## try-xenon
Design enduro_video, start of the top module:
module enduro_video(iRST_n,
                    iVGA_CLK,
                    show_cars,
                    car_user_x,
                    car2_x,
                    car2_y,
                    car3_x,
                    car3_y,
                    oBLANK_n,
                    oHS,
                    oVS,
                    b_data,
                    g_data,
                    r_data);
Size in the first run: roughly 3400 cells after synthesis, ~80 I/O pins, roughly 26000 um^2 of cells after synthesis.
clock: 7.29 ns
lec_check: 0
cap_margin: 30
core_margin: 2
core_utilization: 72
cts_cluster_diameter: 26
cts_cluster_size: 11
hold_slack_margin: 0.29
place_density_lb_addon: 0.19
setup_slack_margin: 1.65
slew_margin: 0
run.sh (not shown) runs the stock make flow with config.mk's settings and CLKGATE_MAP_FILE=.
Input changes introduced in try-cedar (baseline for comparison: try-xenon):
==> flow/config.mk <==
export PLATFORM = sky130hd
export DESIGN_NAME = enduro_video
export DESIGN_NICKNAME = enduro_video
export VERILOG_FILES = /design/flow/design.v
export SDC_FILE = /design/flow/constraint.sdc
export NUM_CORES = 4
export LEC_CHECK = 0
export CAP_MARGIN = 20
export CORE_MARGIN = 2
export CORE_UTILIZATION = 40
export CTS_CLUSTER_DIAMETER = 289
export HOLD_SLACK_MARGIN = 0.14
export SLEW_MARGIN = 0
==> flow/constraint.sdc <==
create_clock -name core_clock -period 15.0 [get_ports {iVGA_CLK}]
set_input_delay 3.0000 -clock core_clock [delete_from_list [all_inputs] [get_ports {iVGA_CLK}]]
set_output_delay 3.0000 -clock core_clock [all_outputs]
set_load 0.01 [all_outputs]
## What came out
- Against try-xenon, try-cedar reports a fraction of area in registers that is higher.
- Between try-xenon and try-cedar, wire length of the first global-routing pass is lower for try-cedar, try-xenon comes in above that.
- try-cedar ended up with car3_y[3] as its worst setup path startpoint; try-xenon ended up with ADDR[17].
- Cell area power density: higher on try-xenon
- On area overhead of the layout relative to synthesis: between try-xenon and try-cedar, it ends up lower for try-cedar.
- Of the two values seen for kind of critical path, in2reg was produced by try-cedar and reg2reg by try-xenon.
Here is what was changed in the inputs of try-harbor compared with try-cedar.
--- a/flow/config.mk
+++ b/flow/config.mk
@@ -9,5 +9,5 @@
 export CORE_MARGIN = 2
-export CORE_UTILIZATION = 40
-export CTS_CLUSTER_DIAMETER = 289
-export HOLD_SLACK_MARGIN = 0.14
-export SLEW_MARGIN = 0
+export CORE_UTILIZATION = 28
+export CTS_CLUSTER_DIAMETER = 398
+export CTS_CLUSTER_SIZE = 98
+export SLEW_MARGIN = 20
--- outcome ---
[try-harbor] global-route usage fell 7.4 points relative to try-cedar
Between try-harbor and try-cedar, actual slew at the worst max-slew pin is lower for try-cedar, try-harbor comes in above that.
Sort try-harbor and try-cedar by per-cell routed wire length desc -> top: try-cedar
Compared with try-cedar, in try-harbor synthesized area held steady, area of the core grew by 43%, number of nets still failing antenna checks after routing held steady, clock network power share grew by 1.7 points.
try-harbor vs try-cedar — instance count on the critical path dropped by a few percent
Final cell area: try-harbor above try-cedar
Relative to try-cedar, the smallest setup slack after layout of try-harbor is lower by 0.11 ns.
[inputs] try-sierra vs try-harbor
--- a/flow/config.mk
+++ b/flow/config.mk
@@ -9,5 +9,6 @@
 export CORE_MARGIN = 2
-export CORE_UTILIZATION = 28
-export CTS_CLUSTER_DIAMETER = 398
-export CTS_CLUSTER_SIZE = 98
+export CORE_UTILIZATION = 40
+export CTS_CLUSTER_DIAMETER = 397
+export CTS_CLUSTER_SIZE = 100
+export SETUP_SLACK_MARGIN = 4.46
 export SLEW_MARGIN = 20
[summary]
try-sierra finished every stage and its layout cleared the timing, DRC and antenna checks.
Summary: with try-harbor as the reference, via count normalized by instance count in try-sierra moved up by a little under 10%.
Going from try-harbor to try-sierra, proportion of power drawn by combinational gates now sits higher, clock group share of total power went down, design area shows a reduction of 1.5%.
--- input diff try-sierra..try-delta ---
--- a/flow/config.mk
+++ b/flow/config.mk
@@ -8,7 +8,7 @@
 export CAP_MARGIN = 20
+export CELL_PAD_IN_SITES_GLOBAL_PLACEMENT = 3
 export CORE_MARGIN = 2
 export CORE_UTILIZATION = 40
-export CTS_CLUSTER_DIAMETER = 397
+export CTS_CLUSTER_DIAMETER = 398
 export CTS_CLUSTER_SIZE = 100
-export SETUP_SLACK_MARGIN = 4.46
 export SLEW_MARGIN = 20
- try-delta ended with every stage complete and zero timing, DRC or antenna violations.
- try-sierra completed end to end with timing, DRC and antenna clean.
- try-sierra ended up with draw_cars.bgr_data_out[10] as its end point of the critical path; try-delta ended up with draw_cars.bgr_data_out[22].
- The lower signal arrival time at the worst endpoint of try-sierra and try-delta is in try-sierra.
- Compared with try-sierra, try-delta supports a lower clock frequency.
- Per the comparison of try-delta with try-sierra, global-route wire length before repair increased by 11% relative to the old numbers, least setup slack across all paths after layout decreased by 0.30 ns relative to the old numbers.
The following lists how try-violet was set up differently from try-delta:
--- a/flow/config.mk
+++ b/flow/config.mk
@@ -7,8 +7,11 @@
 export LEC_CHECK = 0
+export ABC_AREA = 0
 export CAP_MARGIN = 20
-export CELL_PAD_IN_SITES_GLOBAL_PLACEMENT = 3
+export CORE_ASPECT_RATIO = 0.5
 export CORE_MARGIN = 2
-export CORE_UTILIZATION = 40
-export CTS_CLUSTER_DIAMETER = 398
+export CORE_UTILIZATION = 58
+export CTS_CLUSTER_DIAMETER = 285
 export CTS_CLUSTER_SIZE = 100
+export HOLD_SLACK_MARGIN = 0.23
+export PLACE_DENSITY = 0.83
 export SLEW_MARGIN = 20
==> comparison <==
- Compared to try-delta, the router laid down less metal wire for try-violet.
- From try-delta to try-violet the numbers moved as follows: final total power saw a decrease, cell count shrank by 264, count of clock buffers in the final design roughly the same.
- For try-delta and try-violet, there was not a single run that failed to finish clean.

* * *

== lagoon ==
Starting RTL as in the previous note.
clock: 6.92 ns
lec_check: 0
cap_margin: 20
core_margin: 2
core_utilization: 72
cts_cluster_diameter: 27
hold_slack_margin: -0.08
place_density: 0.37
setup_slack_margin: 1.72
slew_margin: 20
#### Input delta (nickel over lagoon)
# lagoon
export LEC_CHECK = 0
export CAP_MARGIN = 20
export CORE_MARGIN = 2
export CORE_UTILIZATION = 72
export CTS_CLUSTER_DIAMETER = 27
export HOLD_SLACK_MARGIN = -0.08
export PLACE_DENSITY = 0.37
export SETUP_SLACK_MARGIN = 1.72
export SLEW_MARGIN = 20
create_clock -name core_clock -period 6.92 [get_ports {iVGA_CLK}]
# nickel
export LEC_CHECK = 0
export CAP_MARGIN = 20
export CORE_MARGIN = 2
export CORE_UTILIZATION = 66
export SLEW_MARGIN = 20
create_clock -name core_clock -period 9.88 [get_ports {iVGA_CLK}]
--- outcome ---
Compared with lagoon, nickel shows peak fanout along the critical path higher by 15.
Going from lagoon to nickel, share of total power in combinational logic shrinks by 1.0 points.
Count of TritonRoute iterations in the first routing pass (higher): lagoon
Compared with lagoon, maximum number of pins on one net before global-route repair in nickel increased by more than 10%.
Changes observed in nickel relative to lagoon: number of gates resized after cts -74, minimum period implied by the final worst setup slack grew by 1810 ps.
The flow did not stop early for nickel: all stages ran, and the layout cleared the timing, DRC and antenna checks.
The following lists how pepper was set up differently from nickel:
# nickel
export LEC_CHECK = 0
export CAP_MARGIN = 20
export CORE_MARGIN = 2
export CORE_UTILIZATION = 66
export SLEW_MARGIN = 20
create_clock -name core_clock -period 9.88 [get_ports {iVGA_CLK}]
# pepper
export LEC_CHECK = 0
export CAP_MARGIN = 20
export CORE_MARGIN = 2
export CORE_UTILIZATION = 72
export CTS_CLUSTER_SIZE = 23
export HOLD_SLACK_MARGIN = -0.08
export PLACE_DENSITY_LB_ADDON = 0.24
export SLEW_MARGIN = 20
create_clock -name core_clock -period 5.9 [get_ports {iVGA_CLK}]
## What came out
pepper -> stages 100% | layout checks FAIL | setup timing. Reported for nickel and pepper, number of violations of the max-capacitance limit turned out identical to the last digit. Count of cells resized by post-cts repair in pepper is 95 higher than in nickel. The number of vias in the routed layout in nickel is 0.892 times that in pepper.
--- input diff pepper..tundra ---
# pepper
export LEC_CHECK = 0
export CAP_MARGIN = 20
export CORE_MARGIN = 2
export CORE_UTILIZATION = 72
export CTS_CLUSTER_SIZE = 23
export HOLD_SLACK_MARGIN = -0.08
export PLACE_DENSITY_LB_ADDON = 0.24
export SLEW_MARGIN = 20
create_clock -name core_clock -period 5.9 [get_ports {iVGA_CLK}]
# tundra
export LEC_CHECK = 0
export CAP_MARGIN = 20
export CORE_MARGIN = 2
export CORE_UTILIZATION = 71
export CTS_CLUSTER_SIZE = 40
export SLEW_MARGIN = 20
create_clock -name core_clock -period 11.7 [get_ports {iVGA_CLK}]
==> comparison <==
tundra ended with every stage complete and zero timing, DRC or antenna violations.
[tundra] cell count after placement fell 8.4% relative to pepper
Non-clock buffer count shrinks by more than half when moving from pepper to tundra.
For pepper, the uppermost layer routed was met4, unlike tundra, where it was met5.
Compared with pepper, tundra shows a core footprint that is 0.49% higher.
Higher leakage power among pepper and tundra: pepper
Summary of tundra over pepper: post-route minimum period saw an increase, hold slack up 3.3 ps.
Going from pepper to tundra, maximum clock frequency shrank by about 20%, total power shrank by about 54%.
Compared with pepper, in tundra number of core rows essentially unchanged, global-route met3 utilization went down 4.1 points.

* * *

## job 6835
Starting RTL as in the previous note.
==> flow/design.v (excerpt) <==
module enduro_video(iRST_n,
                    iVGA_CLK,
                    show_cars,
                    car_user_x,
                    car2_x,
                    car2_y,
                    car3_x,
                    car3_y,
                    oBLANK_n,
                    oHS,
                    oVS,
                    b_data,
                    g_data,
                    r_data);
make LEC_CHECK=0 CAP_MARGIN=5 CORE_MARGIN=2 CORE_UTILIZATION=72 CTS_CLUSTER_DIAMETER=26 CTS_CLUSTER_SIZE=41 HOLD_SLACK_MARGIN=-0.04 SETUP_SLACK_MARGIN=0.82 SLEW_MARGIN=35 finish   # period 6.32 ns
Job 6835 completed end to end; final checks failed (setup timing).
Changes in job 2314 relative to job 6835:
Settings: swapping -0.04 for -0.09 in HOLD_SLACK_MARGIN; clearing CTS_CLUSTER_SIZE, which used to be 41; swapping 0.82 for -0.53 in SETUP_SLACK_MARGIN; swapping 35 for 40 in SLEW_MARGIN; clearing CTS_CLUSTER_DIAMETER, which used to be 26; swapping 6.32 for 5.72 in the clock period (ns, I/O delays scaled along).
[summary]
- Job 2314 vs job 6835 — non-clock buffer count rose 94.
- Worst reg-to-reg path cell count, job 6835 and job 2314: smaller value in job 6835
- On job 2314: total non-filler cell area in the finished layout is 2.0% higher than what job 6835 gave.
- Sort job 6835 and job 2314 by max-slew violation count asc -> top: job 6835
- Job 2314: number of DRC violations after detailed-routing iteration 0 is 856 higher than what job 6835 reported.
- None of the runs job 6835 and job 2314 ends with a clean layout.
- Job 6835 finished all stages; layout check result: FAIL, due to setup timing.
- Although job 2314 finished all stages, its layout failed final checks on capacitance limit, slew limit, setup timing.
- Going from job 6835 to job 2314, the power was found to have gone up by 13%.
- Status: register share of the cell area parity (job 2314, job 6835)
- Between job 2314 and job 6835, the hold slack does not differ in any meaningful way.
- Compared with job 6835, job 2314 shows combinational power that has gone up by more than 10%.
Changes in job 9819 relative to job 2314:
Settings: clearing SETUP_SLACK_MARGIN, which used to be -0.53; putting CTS_CLUSTER_SIZE at 98 where nothing was set; putting CTS_CLUSTER_DIAMETER at 273 where nothing was set; swapping 40 for 20 in SLEW_MARGIN; swapping 5 for 20 in CAP_MARGIN; clearing HOLD_SLACK_MARGIN, which used to be -0.09; swapping 5.72 for 15.0 in the clock period (ns, I/O delays scaled along).
### Flow results
- Job 9819 has completed all stages; timing, DRC and antenna checks passed.
- Job 9819: clock share of power is 1.0 points higher than what job 2314 reported.
- Higher pin count of the biggest net entering global routing goes to job 9819 over job 2314.
- Between job 2314 and job 9819, average vias per placed instance decreased.
diff inputs: job 9819 => job 7083
Settings: clearing CTS_CLUSTER_SIZE, which used to be 98; clearing CTS_CLUSTER_DIAMETER, which used to be 273; swapping 20 for 0 in CAP_MARGIN; putting HOLD_SLACK_MARGIN at 0.23 where nothing was set; swapping 72 for 40 in CORE_UTILIZATION.
Notes after the runs:
Job 7083 vs job 9819: number of tap cells inserted up. Job 7083 against job 9819: worst setup slack saw an increase, number of buffer and inverter instances along the worst setup path saw a decrease, number of global-route vias before repair saw a decrease, top achievable clock speed saw an increase. | post-detailed-routing wire length | lower: job 7083 |. Looking at job 9819 and job 7083, the total number of nets in the final design is a wash.
Power and IR drop assume default switching activity.
